==> inputs of run a <==
Design processor_main, start of the top module:
module processor_main(
		input  clk, reset_n,                       
		input  [31:0] dmem_datain, 
		input  [31:0] imem_data,                   
		output [31:0] dmem_addr, dmem_dataout, PC,
		output dmem_rw, io_rw
   );
clock: 4.65 ns
lec_check: 0
abc_area: 1
cap_margin: 0
core_margin: 2
core_utilization: 72
cts_cluster_diameter: 267
cts_cluster_size: 98
setup_slack_margin: 1.28
slew_margin: 20
tns_end_percent: 40
run.sh (not shown) runs the stock make flow with config.mk's settings and CLKGATE_MAP_FILE=.
==> inputs of run b, as changes to run a <==
==> flow/config.mk (replaced) <==
export PLATFORM = sky130hd
export DESIGN_NAME = processor_main
export DESIGN_NICKNAME = processor_main
export VERILOG_FILES = /design/flow/design.v
export SDC_FILE = /design/flow/constraint.sdc
export NUM_CORES = 4
export LEC_CHECK = 0
export ABC_AREA = 1
export CAP_MARGIN = 20
export CORE_MARGIN = 2
export CORE_UTILIZATION = 58
export CTS_CLUSTER_SIZE = 64
export SETUP_SLACK_MARGIN = 1.47
export SLEW_MARGIN = 20
==> flow/constraint.sdc (replaced) <==
create_clock -name core_clock -period 5.67 [get_ports {clk}]
set_input_delay 1.1340 -clock core_clock [delete_from_list [all_inputs] [get_ports {clk}]]
set_output_delay 1.1340 -clock core_clock [all_outputs]
set_load 0.01 [all_outputs]
==> inputs of run c, as changes to run a <==
--- a/flow/config.mk
+++ b/flow/config.mk
@@ -8,9 +8,8 @@
 export ABC_AREA = 1
-export CAP_MARGIN = 0
+export CAP_MARGIN = 20
 export CORE_MARGIN = 2
 export CORE_UTILIZATION = 72
-export CTS_CLUSTER_DIAMETER = 267
-export CTS_CLUSTER_SIZE = 98
-export SETUP_SLACK_MARGIN = 1.28
+export CTS_CLUSTER_DIAMETER = 366
+export CTS_CLUSTER_SIZE = 95
+export SETUP_SLACK_MARGIN = 0.88
 export SLEW_MARGIN = 20
-export TNS_END_PERCENT = 40
==> flow/constraint.sdc (replaced) <==
create_clock -name core_clock -period 5.97 [get_ports {clk}]
set_input_delay 1.1940 -clock core_clock [delete_from_list [all_inputs] [get_ports {clk}]]
set_output_delay 1.1940 -clock core_clock [all_outputs]
set_load 0.01 [all_outputs]
==> inputs of run d, as changes to run a <==
==> flow/config.mk (replaced) <==
export PLATFORM = sky130hd
export DESIGN_NAME = processor_main
export DESIGN_NICKNAME = processor_main
export VERILOG_FILES = /design/flow/design.v
export SDC_FILE = /design/flow/constraint.sdc
export NUM_CORES = 4
export LEC_CHECK = 0
export CAP_MARGIN = 20
export CORE_MARGIN = 2
export CORE_UTILIZATION = 9
export SLEW_MARGIN = 20
==> flow/constraint.sdc (replaced) <==
create_clock -name core_clock -period 17.5 [get_ports {clk}]
set_input_delay 3.5000 -clock core_clock [delete_from_list [all_inputs] [get_ports {clk}]]
set_output_delay 3.5000 -clock core_clock [all_outputs]
set_load 0.01 [all_outputs]
==> results <==
|  | run b | run a | run c | run d |
|---|---|---|---|---|
| Outcome | complete, but fails checks | did not finish | did not finish | no timing/DRC/antenna violations |
| Failing step | - | global routing (5_1_grt) | global routing (5_1_grt) | - |
| Reasons for failing layout checks | setup timing | - | - | - |
| Seq/Total Area, Yosys | 54.6% | 54.6% | 54.6% | 55.8% |
| Seq power | 16700 uW | - | - | 4420 uW |
| P_leak | 0.0440 uW | - | - | 0.0373 uW |
| Maximum level of the CTS H-tree | 4 | 1 | 1 | 4 |
| Type of element capturing the critical path | register | - | - | register |
| Vias/cell | 6.43 | - | - | 3.16 |
| Yosys stat area | 0.0796 sq mm | 0.0796 sq mm | 0.0796 sq mm | 0.0779 sq mm |
| Buffers, non-clock | 793 | - | - | 344 |
| Worst slack after detailed placement | -1280 ps | -2160 ps | -887 ps | 5800 ps |
| Number of combinational gates with multiple inputs | 5987 | - | - | 3147 |
| Fraction of area in clock buffers and inverters | 9.90% | - | - | 9.40% |
| Clock-pin slew on the worst setup and hold paths | 70 ps | - | - | 60 ps |
| Non-clock buffer share of cell area | 7.67% | - | - | 2.89% |
| Yosys xor share | 1.05% | 1.05% | 1.05% | 1.46% |
| Cells on worst reg2reg path | 43 | - | - | 2 |
| Cell type taking the most area | registers | - | - | registers |
| Design area | 0.0978 sq mm | - | - | 0.104 sq mm |
| Most frequent cell after synthesis | sky130_fd_sc_hd__nand2_1 | sky130_fd_sc_hd__nand2_1 | sky130_fd_sc_hd__nand2_1 | sky130_fd_sc_hd__edfxtp_1 |
| Power Clock | 14500 uW | - | - | 4710 uW |
| Yosys simple share | 15.2% | 15.2% | 15.2% | 6.14% |
| Met1 layer wirelength in the final routing | 113000 microns | - | - | 117000 microns |
| PD cells | 633 mW/mm^2 | - | - | 103 mW/mm^2 |
| Count of max-cap constraint violations | 0 | - | - | 0 |
| Largest clock skew in the final design | 82.5 ps | - | - | 89.6 ps |
| Proportion of power drawn by flip-flops and latches | 26.9% | - | - | 41.2% |
| Startpoint of the most critical setup path | PMW_CTRL_REGWRITESEL[1]$_DFF_PN0_ | - | - | PMW_CTRL_REGWRITESEL[0]$_DFF_PN0_ |

========
==> v37: inputs <==
processor_main again, from the RTL that the note above started with.
make LEC_CHECK=0 ABC_AREA=1 CAP_MARGIN=0 CELL_PAD_IN_SITES_DETAIL_PLACEMENT=2 CORE_MARGIN=9 CORE_UTILIZATION=53 GPL_ROUTABILITY_DRIVEN=1 GPL_TIMING_DRIVEN=1 HOLD_SLACK_MARGIN=0.12 PLACE_DENSITY_LB_ADDON=0.28 SLEW_MARGIN=20 finish   # period 10.5 ns
==> inputs of v26, as changes to v37 <==
==> flow/config.mk (replaced) <==
export PLATFORM = sky130hd
export DESIGN_NAME = processor_main
export DESIGN_NICKNAME = processor_main
export VERILOG_FILES = /design/flow/design.v
export SDC_FILE = /design/flow/constraint.sdc
export NUM_CORES = 4
export LEC_CHECK = 0
export CAP_MARGIN = 0
export CORE_MARGIN = 2
export CORE_UTILIZATION = 70
export CTS_CLUSTER_DIAMETER = 34
export CTS_CLUSTER_SIZE = 18
export SETUP_SLACK_MARGIN = 0.99
export SLEW_MARGIN = 20
==> flow/constraint.sdc (replaced) <==
create_clock -name core_clock -period 7.11 [get_ports {clk}]
set_input_delay 1.4220 -clock core_clock [delete_from_list [all_inputs] [get_ports {clk}]]
set_output_delay 1.4220 -clock core_clock [all_outputs]
set_load 0.01 [all_outputs]
==> inputs of v30, as changes to v37 <==
==> flow/config.mk (replaced) <==
export PLATFORM = sky130hd
export DESIGN_NAME = processor_main
export DESIGN_NICKNAME = processor_main
export VERILOG_FILES = /design/flow/design.v
export SDC_FILE = /design/flow/constraint.sdc
export NUM_CORES = 4
export LEC_CHECK = 0
export CAP_MARGIN = 20
export CORE_MARGIN = 2
export CORE_UTILIZATION = 40
export SLEW_MARGIN = 20
==> flow/constraint.sdc (replaced) <==
create_clock -name core_clock -period 10.2 [get_ports {clk}]
set_input_delay 2.0400 -clock core_clock [delete_from_list [all_inputs] [get_ports {clk}]]
set_output_delay 2.0400 -clock core_clock [all_outputs]
set_load 0.01 [all_outputs]
==> reports/notes.md <==
The flow did not finish. The terminating stage of the flow was detailed placement. The tool reported: "Error: detail_place.tcl, 38 bad optional access".

The synthesized design devotes to its leading area cell type 37.4% of total area. RePlAce ended its routability-driven mode at a weighted congestion of 1.05. For this run, the register share of the synthesized area comes to 54.6%. The area share of and-or/or-and cells after synthesis was 20.3%. The logs give 79600 sq um for the yosys stat chip area and 53.6% for the pre-placement core utilization.

The number of cells reported by Yosys stat comes to 8765. The mean cell area of the mapped netlist was 9.08 sq um. Summing every instance area after synthesis gives 79600 sq um. The fraction of synthesized area in multiplexers works out to 0%.

The synthesized netlist devotes 15.2% of its cell area to simple gates. Of the combinational cells, the family taking the most area is AND-OR/OR-AND gates. After Yosys synthesis, XOR and XNOR cells account for 1.05% of the synthesized area. In this run the core area contains 141 standard-cell rows.
# the run above: v37

==> reports/notes.md <==
The tool reported: "[ERROR GRT-0116] Global routing finished with congestion. Check the congestion regions in the DRC Viewer". The yosys stat chip area was 77900 sq um. For reference, the post-synthesis area per instance comes to 15.2 sq um. According to the logs, the last stage reached was global routing. The site row count was 122.

Of the total synthesized cell area, the portion taken by XOR and XNOR cells is 1.46%. The simple logic cell fraction of the synthesized area works out to 6.14%. The flow did not finish. The share of the core area taken by cells at floorplan is 70.5%.
# the run above: v26

==> reports/notes.md <==
The flow ran to the end and the layout has no timing, DRC or antenna violations. In this run, the synthesized area fraction spent on AND-OR/OR-AND gates is recorded as 7.61%. The synthesized cell area is 77900 sq um, and the simple logic cell fraction of the synthesized area is 6.14%. Dividing the synthesized area by the synthesized cell count gives 15.2 sq um. The logs give 5120 for the number of cells in the yosys synthesis report and 55.8% for the sequential share of the synthesized area. In the synthesized netlist, mux cells make up 23.8% of the area.

Of the total synthesized cell area, the portion taken by XOR and XNOR cells is 1.46%. With the pre-placement core utilization at 40.4%, the site row count is 161. The tools report the H-tree depth as 4. Yosys shows that the main logic family after synthesis is multiplexers.

The share of synthesized area in the top cell type comes to 38.2%.
# the run above: v30


========
==> v21: inputs <==
Starting RTL as in the previous note.
// processor_main
module processor_main(
		input  clk, reset_n,                       
		input  [31:0] dmem_datain, 
		input  [31:0] imem_data,                   
		output [31:0] dmem_addr, dmem_dataout, PC,
		output dmem_rw, io_rw
   );
make LEC_CHECK=0 CAP_MARGIN=20 CORE_MARGIN=2 CORE_UTILIZATION=70 CTS_CLUSTER_DIAMETER=34 CTS_CLUSTER_SIZE=21 SETUP_SLACK_MARGIN=0.99 SLEW_MARGIN=20 finish   # period 7.11 ns
==> inputs of v10, as changes to v21 <==
Settings changed: CORE_UTILIZATION 70 to 40, CTS_CLUSTER_DIAMETER 34 to not set, CTS_CLUSTER_SIZE 21 to not set, SETUP_SLACK_MARGIN 0.99 to not set.
==> flow/constraint.sdc (replaced) <==
create_clock -name core_clock -period 11.0 [get_ports {clk}]
set_input_delay 2.2000 -clock core_clock [delete_from_list [all_inputs] [get_ports {clk}]]
set_output_delay 2.2000 -clock core_clock [all_outputs]
set_load 0.01 [all_outputs]
==> flow_metrics.tcl <==
# collected from the flow reports
set metrics [dict create \
    dpl_worst_slack_ns 1.05 \
    fp.dieH_um 445 \
    grt.total_usage_pct 30.8 \
    dp.cells 7679 \
    grt_overflow 0 \
    outcome "finished clean" \
    die-area_um2 198000 \
    fp-utilization_pct 40.4 \
    dp_hpwl_mm 211 \
    cts_setup_buffers 0 \
    die_w_um 445 \
    grt_use_met2_pct 47.9 \
    met1_usage_pct 38.5 \
]
-- figures above: v10

==> flow_metrics.tcl <==
# implementation run metrics
set metrics [dict create \
    outcome "aborted with a tool error" \
    stop_stage "global routing" \
    first-error "[ERROR GRT-0116] Global routing finished with congestion. Check the congestion regions in the DRC Viewer." \
    fp.dieH_um 338 \
    dp.cells 6773 \
    die_w_um 338 \
    dp_hpwl_mm 204 \
    grt_use_met2_pct 95.0 \
    clockBufferDepth 3 \
    cts_setup_buffers 59 \
    top_usage_layer "met2" \
    ys_sh_adder_pct 2.68 \
    dpl_worst_slack_ns -0.162 \
    met1_usage_pct 87.8 \
]
-- figures above: v21


========
==> job 5644 <==
Starting RTL as in the previous note.
Settings: LEC_CHECK=0, CAP_MARGIN=20, CORE_ASPECT_RATIO=1.16, CORE_MARGIN=2, CORE_UTILIZATION=72, CTS_CLUSTER_DIAMETER=97, CTS_CLUSTER_SIZE=12, MAX_ROUTING_LAYER=met4, PLACE_DENSITY=0.66, SLEW_MARGIN=20, TNS_END_PERCENT=95; clock period 14.4 ns.
==> inputs of job 3561, as changes to job 5644 <==
ABC_AREA = 1   (was not set)
CORE_ASPECT_RATIO = not set   (was 1.16)
CTS_CLUSTER_DIAMETER = not set   (was 97)
CTS_CLUSTER_SIZE = 10   (was 12)
HOLD_SLACK_MARGIN = 0.29   (was not set)
MAX_ROUTING_LAYER = not set   (was met4)
PLACE_DENSITY = not set   (was 0.66)
SETUP_SLACK_MARGIN = 1.28   (was not set)
TNS_END_PERCENT = 40   (was 95)
==> flow/constraint.sdc (replaced) <==
create_clock -name core_clock -period 4.65 [get_ports {clk}]
set_input_delay 0.9300 -clock core_clock [delete_from_list [all_inputs] [get_ports {clk}]]
set_output_delay 0.9300 -clock core_clock [all_outputs]
set_load 0.01 [all_outputs]
==> inputs of job 8755, as changes to job 5644 <==
CORE_ASPECT_RATIO = not set   (was 1.16)
CORE_UTILIZATION = 51   (was 72)
CTS_CLUSTER_DIAMETER = not set   (was 97)
CTS_CLUSTER_SIZE = not set   (was 12)
MAX_ROUTING_LAYER = not set   (was met4)
PLACE_DENSITY = not set   (was 0.66)
TNS_END_PERCENT = not set   (was 95)
==> flow/constraint.sdc (replaced) <==
create_clock -name core_clock -period 5.74 [get_ports {clk}]
set_input_delay 1.1480 -clock core_clock [delete_from_list [all_inputs] [get_ports {clk}]]
set_output_delay 1.1480 -clock core_clock [all_outputs]
set_load 0.01 [all_outputs]
==> summary of the runs <==
Job 5644 aborted during 5_1_grt. Job 8755 finished with negative setup slack left. Job 3561 aborted during 4_1_cts.
Die size: job 5644 < job 3561 < job 8755.
Area after synthesis: job 3561 is higher than job 5644 (about 2.2%).
In job 3561 the synthesized cell count is higher than in job 8755, by 71%.
==> figures <==
	job 5644	job 3561	job 8755
Result of the run	aborted with a tool error	aborted with a tool error	complete, but fails checks
Stage where the flow stopped	5_1_grt	4_1_cts	-
Layout check failures	-	-	negative setup slack
Cell Count Post-Placement	6551	10700	7801
Post-synth top area share	0.382	0.374	0.382
CTS Hold Bufs	0	-	0
Basic Gates by Area	0.0614	0.152	0.0614
Count of cells resized by post-cts repair	0	-	62
Area of the placeable core	0.107 mm2	0.109 mm2	0.152 mm2
Vertical die dimension	358 um	336 um	395 um
Cell count in the Yosys report	5120	8765	5120
Xor and xnor fraction of the mapped netlist area	0.0146	0.0105	0.0146
Sequential-to-total area share from yosys stat	0.558	0.546	0.558
Cell area after placement	0.0815 mm2	0.0893 mm2	0.0881 mm2
Count of unique library cells instantiated by Yosys	103	67	103
Gate Count Post-Synth	5120	8765	5120
GP Congestion	1.15	1.18	1.07
Die X	309 um	336 um	395 um
Most popular library cell in the synthesized design by count	sky130_fd_sc_hd__edfxtp_1	sky130_fd_sc_hd__nand2_1	sky130_fd_sc_hd__edfxtp_1

========
==> 03-24 <==
Starting RTL as in the previous note.
clock: 11.0 ns
lec_check: 0
cap_margin: 25
core_aspect_ratio: 1.34
core_margin: 2
core_utilization: 34
hold_slack_margin: 0.01
max_routing_layer: met5
place_density: 0.68
setup_slack_margin: -0.58
slew_margin: 40
tns_end_percent: 45
==> 08-06: changes against 03-24 <==
- CAP_MARGIN: 25 -> 20
- CORE_ASPECT_RATIO: 1.34 -> unset
- CORE_UTILIZATION: 34 -> 70
- CTS_CLUSTER_DIAMETER: unset -> 202
- CTS_CLUSTER_SIZE: unset -> 36
- HOLD_SLACK_MARGIN: 0.01 -> unset
- MAX_ROUTING_LAYER: met5 -> unset
- PLACE_DENSITY: 0.68 -> unset
- SETUP_SLACK_MARGIN: -0.58 -> unset
- SLEW_MARGIN: 40 -> 20
- TNS_END_PERCENT: 45 -> unset
==> flow/constraint.sdc (replaced) <==
create_clock -name core_clock -period 5.67 [get_ports {clk}]
set_input_delay 1.1340 -clock core_clock [delete_from_list [all_inputs] [get_ports {clk}]]
set_output_delay 1.1340 -clock core_clock [all_outputs]
set_load 0.01 [all_outputs]
==> 03-27: changes against 03-24 <==
- CAP_MARGIN: 25 -> 20
- CORE_ASPECT_RATIO: 1.34 -> 1.16
- CORE_UTILIZATION: 34 -> 58
- CTS_CLUSTER_SIZE: unset -> 12
- HOLD_SLACK_MARGIN: 0.01 -> unset
- MAX_ROUTING_LAYER: met5 -> unset
- PLACE_DENSITY: 0.68 -> 0.64
- SETUP_SLACK_MARGIN: -0.58 -> unset
- SLEW_MARGIN: 40 -> 20
- TNS_END_PERCENT: 45 -> 95
==> flow/constraint.sdc (replaced) <==
create_clock -name core_clock -period 13.9 [get_ports {clk}]
set_input_delay 2.7800 -clock core_clock [delete_from_list [all_inputs] [get_ports {clk}]]
set_output_delay 2.7800 -clock core_clock [all_outputs]
set_load 0.01 [all_outputs]
==> 12-14: changes against 03-24 <==
- CAP_MARGIN: 25 -> 20
- CORE_ASPECT_RATIO: 1.34 -> unset
- CORE_UTILIZATION: 34 -> 56
- HOLD_SLACK_MARGIN: 0.01 -> unset
- MAX_ROUTING_LAYER: met5 -> unset
- PLACE_DENSITY: 0.68 -> unset
- SETUP_SLACK_MARGIN: -0.58 -> unset
- SLEW_MARGIN: 40 -> 20
- TNS_END_PERCENT: 45 -> unset
==> flow/constraint.sdc (replaced) <==
create_clock -name core_clock -period 10.2 [get_ports {clk}]
set_input_delay 2.0400 -clock core_clock [delete_from_list [all_inputs] [get_ports {clk}]]
set_output_delay 2.0400 -clock core_clock [all_outputs]
set_load 0.01 [all_outputs]
==> summary.rpt <==
FLOW METRICS REPORT
----------------------------------------------------
[Cells and area]
  Biggest Area Class ........................ registers
  Invs w/o clock ........................ 97
  Tally of non-filler cells in the final layout ........................ 9442
  Final Cell Area ........................ 93700 um2

[Run]
  Maxcap violations ........................ 0

[Outcome]
  Status ........................ no timing/DRC/antenna violations

[Placement]
  Placement Setup Slack ........................ 1.80 ns

[Route]
  Antenna violation net count after detailed routing ........................ 0

[Hold path]
  Startpoint of the tightest hold check path ........................ PEM_PCADDIMM[14]$_DFF_PN0_

[Global route]
  Overflow left after global routing ........................ 0

[Power and ir drop]
  Leakage power summed over all cells ........................ 0.0373 uW
  Flop+latch power ........................ 6990 uW

----------------------------------------------------
the above is filed under 03-24

==> summary.rpt <==
FLOW METRICS REPORT
----------------------------------------------------
[Outcome]
  Status ........................ no timing/DRC/antenna violations

[Power and ir drop]
  Leakage power summed over all cells ........................ 0.0374 uW

[Cells and area]
  Clock buffer cells ........................ 189
  Tally of non-filler cells in the final layout ........................ 8253
  Invs w/o clock ........................ 97
  Biggest Area Class ........................ registers

[Route]
  Number of antenna repair diodes ........................ 7
  Antenna violation net count after detailed routing ........................ 0

[Hold path]
  Startpoint of the tightest hold check path ........................ PEM_PCADDIMM[16]$_DFF_PN0_

[Run]
  Maxcap violations ........................ 0

[Clock tree]
  Clock root buffer ........................ clkbuf_16

[Setup path]
  Critical Path Source ........................ PDE_F3[2]$_DFF_PN0_

[Global route]
  Overflow left after global routing ........................ 0

[Synth]
  Post-Synthesis Mean Instance Area ........................ 15.2 um2

[Placement]
  Placement Setup Slack ........................ 0.768 ns

[STA]
  Total negative setup slack ........................ 0 ns

----------------------------------------------------
the above is filed under 12-14

==> summary.rpt <==
FLOW METRICS REPORT
----------------------------------------------------
[Outcome]
  Status ........................ aborted with a tool error
  Stopped at ........................ global routing (5_1_grt)
  Run-stopping error ........................ [ERROR GRT-0116] Global routing finished with congestion. Check the congestion regions in the DRC Viewer.

[Clock tree]
  Buffer count from post-CTS setup fixing ........................ 35
  Deepest level of the CTS H-tree ........................ 2
  CTS hold repair buffers ........................ 0
  Number of CTS-inserted buffers ........................ 48
  Gates resized, CTS repair ........................ 155

[Synth]
  Yosys stat cell total ........................ 5120
  Area fraction in mux cells ........................ 23.8%
  Largest cells by area ........................ edfxtp_1 38%, mux4_2 19%, dfrtp_1 16%
  Register bit count reported by yosys ........................ 1545
  Top-area cell type share of the netlist area ........................ 38.2%
  Tally of yosys warning messages ........................ 7

[Placement]
  Tally of buffers added on design ports ........................ 163
  Placement Setup Slack ........................ -1.78 ns

[Floorplanning]
  Area of the core region ........................ 111000 um2
  DIE HEIGHT ........................ 338 um
  Num ports ........................ 164

[Global route]
  Overflow left after global routing ........................ 539

----------------------------------------------------
the above is filed under 08-06

==> summary.rpt <==
FLOW METRICS REPORT
----------------------------------------------------
[Cells and area]
  Biggest Area Class ........................ registers
  Tally of non-filler cells in the final layout ........................ 8187
  Invs w/o clock ........................ 97
  Final Cell Area ........................ 91100 um2

[Power and ir drop]
  Flop+latch power ........................ 5520 uW
  Leakage power summed over all cells ........................ 0.0369 uW
  Largest vdd supply drop ........................ 138 uV

[Hold path]
  Startpoint of the tightest hold check path ........................ PEM_PCADDIMM[7]$_DFF_PN0_

[Global route]
  Overflow left after global routing ........................ 0

[Setup path]
  Worst reg2reg path endpoint ........................ PFD_PC[3]$_DFF_PN0_
  R2R Path Start ........................ PDE_F3[2]$_DFF_PN0_
  Delay contributed by the slowest stage of the critical path ........................ 0.85 ns

[Placement]
  Placer's final routability congestion estimate ........................ 1.09
  Placement Setup Slack ........................ 3.87 ns

[Synth]
  Number of distinct library cells after synthesis ........................ 103
  Cell type with the largest total area after synthesis ........................ edfxtp_1

[Floorplanning]
  DIE AREA ........................ 137000 um2

[STA]
  Setup repair after global routing missed its margin ........................ no

[Run]
  Maxcap violations ........................ 0

[Route]
  Antenna violation net count after detailed routing ........................ 0

[Outcome]
  Status ........................ no timing/DRC/antenna violations

----------------------------------------------------
the above is filed under 03-27

Power is estimated from default activity; no workload was simulated.
